==> 10-22: inputs <==
Design ted, start of the top module:
module ted
(
	input         clk,				 
	input         reset,
	input  [15:0] addr_in,
	output [15:0] addr_out,
	input   [7:0] data_in,
	output  [7:0] data_out,
	input         rw,
	output        cpuclk,			 
	output  [6:0] color,				 
	output        csync,
	output reg    hsync,
	output reg    vsync,
	output reg    hblank,
	output reg    vblank_out,
	input         wide,
	output        ce_pix,
	output        irq,
	output        ba,
	output reg    cs_io,
	output reg    cs_ram,
	output reg    cs0,
	output reg    cs1,
	output reg    aec,
	output  [4:0] snd,
	output        pal,
	input   [7:0] k,
	input   [1:0] tvmode,
	output        cpuenable			 
);
parameter TIMER1LO=6'h00;
parameter TIMER1HI=6'h01;
parameter TIMER2LO=6'h02;
parameter TIMER2HI=6'h03;
parameter TIMER3LO=6'h04;
parameter TIMER3HI=6'h05;
parameter CONTROL1=6'h06;
parameter CONTROL2=6'h07;
parameter KEYLATCH=6'h08;
parameter IRQ		=6'h09;
  ...
==> flow/config.mk <==
export PLATFORM = sky130hd
export DESIGN_NAME = ted
export DESIGN_NICKNAME = ted
export VERILOG_FILES = /design/flow/design.v
export SDC_FILE = /design/flow/constraint.sdc
export NUM_CORES = 4
export LEC_CHECK = 0
export CAP_MARGIN = 25
export CORE_ASPECT_RATIO = 0.67
export CORE_MARGIN = 2
export CORE_UTILIZATION = 57
export CTS_CLUSTER_DIAMETER = 174
export GPL_TIMING_DRIVEN = 1
export MAX_ROUTING_LAYER = met5
export PLACE_DENSITY = 0.37
export SETUP_SLACK_MARGIN = 0.41
export SLEW_MARGIN = 20
export TNS_END_PERCENT = 25
==> flow/constraint.sdc <==
create_clock -name core_clock -period 3.69 [get_ports {clk}]
set_input_delay 0.7380 -clock core_clock [delete_from_list [all_inputs] [get_ports {clk}]]
set_output_delay 0.7380 -clock core_clock [all_outputs]
set_load 0.01 [all_outputs]
run.sh (not shown) runs the stock make flow with config.mk's settings and CLKGATE_MAP_FILE=.
==> 02-19: changes against 10-22 <==
ABC_AREA = 1   (was unset)
CAP_MARGIN = 20   (was 25)
CORE_ASPECT_RATIO = unset   (was 0.67)
CORE_UTILIZATION = 62   (was 57)
CTS_CLUSTER_DIAMETER = unset   (was 174)
GPL_TIMING_DRIVEN = unset   (was 1)
MAX_ROUTING_LAYER = unset   (was met5)
PLACE_DENSITY = unset   (was 0.37)
SETUP_SLACK_MARGIN = unset   (was 0.41)
TNS_END_PERCENT = unset   (was 25)
==> flow/constraint.sdc (replaced) <==
create_clock -name core_clock -period 8.2 [get_ports {clk}]
set_input_delay 1.6400 -clock core_clock [delete_from_list [all_inputs] [get_ports {clk}]]
set_output_delay 1.6400 -clock core_clock [all_outputs]
set_load 0.01 [all_outputs]
==> qor summary <==
metric                                                                   02-19        10-22
Class of the tightest hold or removal check                            reg2reg       in2reg
Clock latency reported for the late side of the worst-skew pair        0.72 ns      0.75 ns
Via count of the routed design                                           48700        47600
Clock group power                                                      5500 uW     11800 uW
Critical path data arrival time                                        3.67 ns      2.60 ns
Total clock buffers created by CTS                                         115          108
Run status                                    no timing/DRC/antenna violations  no timing/DRC/antenna violations
Global routing usage summed across all routing layers                    37.5%        35.5%
Register-to-register setup slack                                       3.11 ns      0.54 ns
Diode count                                                                  1            3
Critical path data required time                                       6.56 ns      2.95 ns
Clock skew                                                           0.0567 ns    0.0486 ns
Non-clock buffer total of the final layout                                 139          317
Number of antenna violations at the first check in global routing            6           10
Combinational share of cell area                                         42.2%        44.1%
Post-DP Area                                                       52400 sq um  54000 sq um
Sequential group share of total power                                    49.6%        50.6%


==> inputs of 09-08 <==
Starting RTL as in the previous note.
Settings: LEC_CHECK=0, ABC_AREA=0, CAP_MARGIN=10, CORE_ASPECT_RATIO=1.5, CORE_MARGIN=3, CORE_UTILIZATION=65, CTS_CLUSTER_SIZE=14, HOLD_SLACK_MARGIN=0.22, MAX_ROUTING_LAYER=met4, SLEW_MARGIN=35, TNS_END_PERCENT=35; clock period 10.0 ns.
==> inputs of 11-13, as changes to 09-08 <==
Settings changed: ABC_AREA 0 to not set, CAP_MARGIN 10 to 20, CORE_ASPECT_RATIO 1.5 to not set, CORE_MARGIN 3 to 2, CORE_UTILIZATION 65 to 14, CTS_CLUSTER_SIZE 14 to not set, HOLD_SLACK_MARGIN 0.22 to not set, MAX_ROUTING_LAYER met4 to not set, SLEW_MARGIN 35 to 20, TNS_END_PERCENT 35 to not set.
==> flow/constraint.sdc (replaced) <==
create_clock -name core_clock -period 15.0 [get_ports {clk}]
set_input_delay 3.0000 -clock core_clock [delete_from_list [all_inputs] [get_ports {clk}]]
set_output_delay 3.0000 -clock core_clock [all_outputs]
set_load 0.01 [all_outputs]
==> inputs of 12-21, as changes to 09-08 <==
Settings changed: ABC_AREA 0 to not set, CAP_MARGIN 10 to 20, CORE_ASPECT_RATIO 1.5 to not set, CORE_MARGIN 3 to 2, CORE_UTILIZATION 65 to 40, CTS_CLUSTER_DIAMETER set to 332, CTS_CLUSTER_SIZE 14 to not set, GPL_TIMING_DRIVEN set to 0, HOLD_SLACK_MARGIN 0.22 to not set, MAX_ROUTING_LAYER met4 to not set, SLEW_MARGIN 35 to 20, TNS_END_PERCENT 35 to not set.
==> inputs of 03-11, as changes to 09-08 <==
Settings changed: ABC_AREA 0 to not set, CAP_MARGIN 10 to 20, CORE_ASPECT_RATIO 1.5 to not set, CORE_MARGIN 3 to 2, CORE_UTILIZATION 65 to 40, CTS_CLUSTER_SIZE 14 to not set, HOLD_SLACK_MARGIN 0.22 to not set, MAX_ROUTING_LAYER met4 to not set, SLEW_MARGIN 35 to 20, TNS_END_PERCENT 35 to not set.
==> flow/constraint.sdc (replaced) <==
create_clock -name core_clock -period 3.5 [get_ports {clk}]
set_input_delay 0.7000 -clock core_clock [delete_from_list [all_inputs] [get_ports {clk}]]
set_output_delay 0.7000 -clock core_clock [all_outputs]
set_load 0.01 [all_outputs]
==> impl_metrics.env <==
# source this file to load flow results
export IMPL_status="no timing/DRC/antenna violations"
export IMPL_final_nonclk_buf_share=0.0569
export IMPL_nFillCells=12663
export IMPL_hold_depth=2
export IMPL_antenna_found_initial=10
export IMPL_detail_route_first_pass_iterations=6
export IMPL_drt_initial_drc_count=5197
export IMPL_total_inserted_antenna_cells=0
[end of results for 03-11]
==> impl_metrics.env <==
# source this file to load flow results
export IMPL_drt_initial_drc_count=4943
export IMPL_final_nonclk_buf_share=0.0307
export IMPL_total_inserted_antenna_cells=9
export IMPL_hold_end="Cnt1Irq"
export IMPL_detailed_place_area_um2=52500
export IMPL_status="no timing/DRC/antenna violations"
export IMPL_power_switching_mw=2.02
export IMPL_critical_path_startpoint="tvmode[0]"
export IMPL_synthesis_area_um2=51400
export IMPL_antenna_found_initial=6
export IMPL_synth_seq_area_share=0.464
[end of results for 09-08]
==> impl_metrics.env <==
# source this file to load flow results
export IMPL_status="no timing/DRC/antenna violations"
export IMPL_antenna_found_initial=9
export IMPL_grt_most_used_layer="met2"
export IMPL_grt_remaining_overflow=0
export IMPL_inverters_excl_clock=53
export IMPL_nFillCells=12812
export IMPL_path_class="in -> out"
export IMPL_total_inserted_antenna_cells=4
export IMPL_drt_initial_drc_count=5143
export IMPL_final_nonclk_buf_share=0.0484
export IMPL_detail_route_first_pass_iterations=6
export IMPL_layout_area_top_class="multi-input combinational cells"
export IMPL_hold_depth=1
[end of results for 12-21]
==> impl_metrics.env <==
# source this file to load flow results
export IMPL_status="no timing/DRC/antenna violations"
export IMPL_antenna_found_initial=9
export IMPL_drt_antenna_violating_nets=0
export IMPL_final_nonclk_buf_share=0.0261
export IMPL_drt_initial_drc_count=4858
export IMPL_critical_path_startpoint="tvmode[1]"
export IMPL_hold_depth=1
export IMPL_detail_route_first_pass_iterations=7
export IMPL_synthAdderAreaFrac=0.00914
export IMPL_nFillCells=41224
export IMPL_total_inserted_antenna_cells=2
export IMPL_comb_share=0.417
export IMPL_top_power_group="registers"
[end of results for 11-13]


==> inputs of run X <==
ted again, from the RTL that the note above started with.
Settings: LEC_CHECK=0, CAP_MARGIN=0, CORE_ASPECT_RATIO=0.89, CORE_MARGIN=2, CORE_UTILIZATION=72, CTS_CLUSTER_SIZE=43, HOLD_SLACK_MARGIN=-0.08, SETUP_SLACK_MARGIN=0.64, SLEW_MARGIN=20; clock period 3.31 ns.
==> inputs of run F, as changes to run X <==
Settings changed: CAP_MARGIN 0 to 20, CORE_ASPECT_RATIO 0.89 to unset, CORE_UTILIZATION 72 to 40, CTS_CLUSTER_SIZE 43 to unset, HOLD_SLACK_MARGIN -0.08 to unset, SETUP_SLACK_MARGIN 0.64 to -0.32.
==> flow/constraint.sdc (replaced) <==
create_clock -name core_clock -period 5.95 [get_ports {clk}]
set_input_delay 1.1900 -clock core_clock [delete_from_list [all_inputs] [get_ports {clk}]]
set_output_delay 1.1900 -clock core_clock [all_outputs]
set_load 0.01 [all_outputs]
==> inputs of run E, as changes to run X <==
Settings changed: CORE_ASPECT_RATIO 0.89 to unset, CORE_UTILIZATION 72 to 70, HOLD_SLACK_MARGIN -0.08 to unset.
==> inputs of run R, as changes to run X <==
Settings changed: CAP_MARGIN 0 to 20, CORE_ASPECT_RATIO 0.89 to unset, CTS_CLUSTER_DIAMETER set to 359, CTS_CLUSTER_SIZE 43 to unset, HOLD_SLACK_MARGIN -0.08 to unset, PLACE_DENSITY_LB_ADDON set to 0.0, SETUP_SLACK_MARGIN 0.64 to unset, TNS_END_PERCENT set to 5.
==> flow/constraint.sdc (replaced) <==
create_clock -name core_clock -period 6.13 [get_ports {clk}]
set_input_delay 1.2260 -clock core_clock [delete_from_list [all_inputs] [get_ports {clk}]]
set_output_delay 1.2260 -clock core_clock [all_outputs]
set_load 0.01 [all_outputs]
==> qor summary <==
item                                                                                 run R                     run E                     run X                             run F
Internal cell power                                                               12100 uW                  22200 uW                  22200 uW                          13400 uW
Relative area change from synthesis to final layout                                  9.48%                     14.7%                     15.2%                             13.1%
Outcome                                                            complete, no violations   complete, no violations   complete, no violations           complete, no violations
Power attributed to the clock group                                                7380 uW                  13300 uW                  13600 uW                           8840 uW
Leak pwr                                                                         0.0188 uW                 0.0202 uW                 0.0205 uW                         0.0192 uW
Via density per instance                                                              6.53                      6.51                      7.20                              5.65
Average detailed-routed wire length per instance                                   21.9 um                   22.1 um                   26.6 um                           20.4 um
Final-stage net count                                                                 6426                      6671                      6710                              6459
Worst-path cell with the longest stage delay              sky130_fd_sc_hd__clkdlybuf4s50_1  sky130_fd_sc_hd__dfxtp_1  sky130_fd_sc_hd__dfxtp_4  sky130_fd_sc_hd__clkdlybuf4s50_1
DR WL met3                                                                        16700 um                  16800 um                  29300 um                          13800 um
Sequential share of cell area                                                        42.4%                     40.5%                     40.3%                             41.1%
Total iterations of the first detailed-routing run                                       9                         9                        10                                 9
Combinational group power                                                           416 uW                    868 uW                    959 uW                            448 uW
Number of buffers added by the clock tree synthesis step                               112                       112                       106                               133
Max-slew headroom                                                                    23.4%                     22.5%                     30.0%                             10.9%
Routed wire length                                                               162000 um                 169000 um                 204000 um                         166000 um
Worst reg2reg path endpoint                                         videocounter_reload[3]          CharPosReload[6]             shiftcount[3]            videocounter_reload[3]
H-tree level count                                                                       3                         3                         3                                 4
Logic area                                                                      25500 um^2                25800 um^2                25800 um^2                        25500 um^2
Fin crit share                                                                       72.8%                     92.0%                     96.2%                             76.2%
Most Used Layer, Global Route                                                         met2                      met2                      met2                              met1
Largest net degree at the start of global routing                                      270                       252                       139                               238
Comb area share                                                                      45.2%                     43.8%                     43.6%                             43.8%
Power per cell area                                                            276 nW/um^2               485 nW/um^2               488 nW/um^2                       297 nW/um^2
Global-route met3 utilization                                                        9.64%                     8.15%                     13.2%                             4.51%


==> inputs of quartz <==
ted again, from the RTL that the note above started with.
==> flow/config.mk <==
export PLATFORM = sky130hd
export DESIGN_NAME = ted
export DESIGN_NICKNAME = ted
export VERILOG_FILES = /design/flow/design.v
export SDC_FILE = /design/flow/constraint.sdc
export NUM_CORES = 4
export LEC_CHECK = 0
export CAP_MARGIN = 0
export CORE_MARGIN = 2
export CORE_UTILIZATION = 72
export CTS_CLUSTER_DIAMETER = 33
export CTS_CLUSTER_SIZE = 45
export PLACE_DENSITY = 0.64
export SETUP_SLACK_MARGIN = 0.66
export SLEW_MARGIN = 20
export TNS_END_PERCENT = 10
==> flow/constraint.sdc <==
create_clock -name core_clock -period 3.35 [get_ports {clk}]
set_input_delay 0.6700 -clock core_clock [delete_from_list [all_inputs] [get_ports {clk}]]
set_output_delay 0.6700 -clock core_clock [all_outputs]
set_load 0.01 [all_outputs]
==> inputs of sierra, as changes to quartz <==
==> flow/config.mk (replaced) <==
export PLATFORM = sky130hd
export DESIGN_NAME = ted
export DESIGN_NICKNAME = ted
export VERILOG_FILES = /design/flow/design.v
export SDC_FILE = /design/flow/constraint.sdc
export NUM_CORES = 4
export LEC_CHECK = 0
export ABC_AREA = 1
export CAP_MARGIN = 0
export CORE_ASPECT_RATIO = 0.7
export CORE_MARGIN = 2
export CORE_UTILIZATION = 72
export CTS_CLUSTER_DIAMETER = 365
export CTS_CLUSTER_SIZE = 11
export HOLD_SLACK_MARGIN = 0.29
export PLACE_DENSITY = 0.39
export SETUP_SLACK_MARGIN = 0.99
export SLEW_MARGIN = 20
export TNS_END_PERCENT = 5
==> flow/constraint.sdc (replaced) <==
create_clock -name core_clock -period 3.31 [get_ports {clk}]
set_input_delay 0.6620 -clock core_clock [delete_from_list [all_inputs] [get_ports {clk}]]
set_output_delay 0.6620 -clock core_clock [all_outputs]
set_load 0.01 [all_outputs]
==> inputs of pepper, as changes to quartz <==
==> flow/config.mk (replaced) <==
export PLATFORM = sky130hd
export DESIGN_NAME = ted
export DESIGN_NICKNAME = ted
export VERILOG_FILES = /design/flow/design.v
export SDC_FILE = /design/flow/constraint.sdc
export NUM_CORES = 4
export LEC_CHECK = 0
export CAP_MARGIN = 20
export CORE_MARGIN = 2
export CORE_UTILIZATION = 72
export CTS_CLUSTER_SIZE = 49
export MAX_ROUTING_LAYER = met4
export PLACE_DENSITY_LB_ADDON = 0.0
export SETUP_SLACK_MARGIN = 1.74
export SLEW_MARGIN = 20
==> flow/constraint.sdc (replaced) <==
create_clock -name core_clock -period 6.13 [get_ports {clk}]
set_input_delay 1.2260 -clock core_clock [delete_from_list [all_inputs] [get_ports {clk}]]
set_output_delay 1.2260 -clock core_clock [all_outputs]
set_load 0.01 [all_outputs]
==> impl_metrics.ini <==
; synthesis and place-and-route metrics
[outcome]
outcome = finished clean

[grt]
grt_pass1_vias = 48600
grt_max_degree = 158

[run]
tool_warnings = 74

[critical_path]
crit_start = ch2en$_SDFFE_PP0P_
crit_path_top_delay_cell = fa_2

[power_and_ir_drop]
seqPwrFrac = 0.523

[detailed_routing]
wl_met3_um = 34400

[timing]
slew_headroom = 0.122
Source of the figures above: sierra

==> impl_metrics.ini <==
; synthesis and place-and-route metrics
[outcome]
outcome = failed layout checks
violations = setup timing

[timing]
worst_slack_ns = -0.101
setup-violations-final = 1

[run]
tool_warnings = 71
Source of the figures above: quartz

==> impl_metrics.ini <==
; synthesis and place-and-route metrics
[grt]
grt_pass1_vias = 44900
grt_max_degree = 243

[detailed_routing]
wl_met3_um = 16600

[critical_path]
crit_path_top_delay_cell = dfxtp_1

[run]
tool_warnings = 71

[power_and_ir_drop]
seqPwrFrac = 0.503

[outcome]
outcome = finished clean
Source of the figures above: pepper



==> 12-02 <==
Starting RTL as in the previous note.
export LEC_CHECK = 0
export CAP_MARGIN = 20
export CORE_MARGIN = 2
export CORE_UTILIZATION = 72
export CTS_CLUSTER_SIZE = 45
export PLACE_DENSITY = 0.64
export SETUP_SLACK_MARGIN = 0.66
export SLEW_MARGIN = 20
create_clock -name core_clock -period 3.35 [get_ports {clk}]
==> 06-16 (differences from 12-02) <==
Settings changed: ABC_AREA set to 1, CORE_UTILIZATION 72 to 40, CTS_CLUSTER_DIAMETER set to 332, CTS_CLUSTER_SIZE 45 to unset, GPL_TIMING_DRIVEN set to 0, PLACE_DENSITY 0.64 to unset, SETUP_SLACK_MARGIN 0.66 to 1.83, SLEW_MARGIN 20 to 35.
==> flow/constraint.sdc (replaced) <==
create_clock -name core_clock -period 10.0 [get_ports {clk}]
set_input_delay 2.0000 -clock core_clock [delete_from_list [all_inputs] [get_ports {clk}]]
set_output_delay 2.0000 -clock core_clock [all_outputs]
set_load 0.01 [all_outputs]
==> summary of the runs <==
- Of 12-02 and 06-16, 12-02 has the higher clock skew (gap 0.077 ns).
- Against 12-02, the via count of 06-16 is smaller by about 4.3%.
- In sequential power, 12-02 is at 3.0 times the value of 06-16.
- Against 06-16, the synthesized cell count of 12-02 is smaller by about 8%.
- Against 06-16, the global-route usage of 12-02 is higher by 19 points.
- Of 06-16 and 12-02, 12-02 has the higher critical path depth (gap 5).
- In 12-02 the die size is smaller than in 06-16, by 44%.
No activity file was given, so power comes from the tool's default toggle rates.
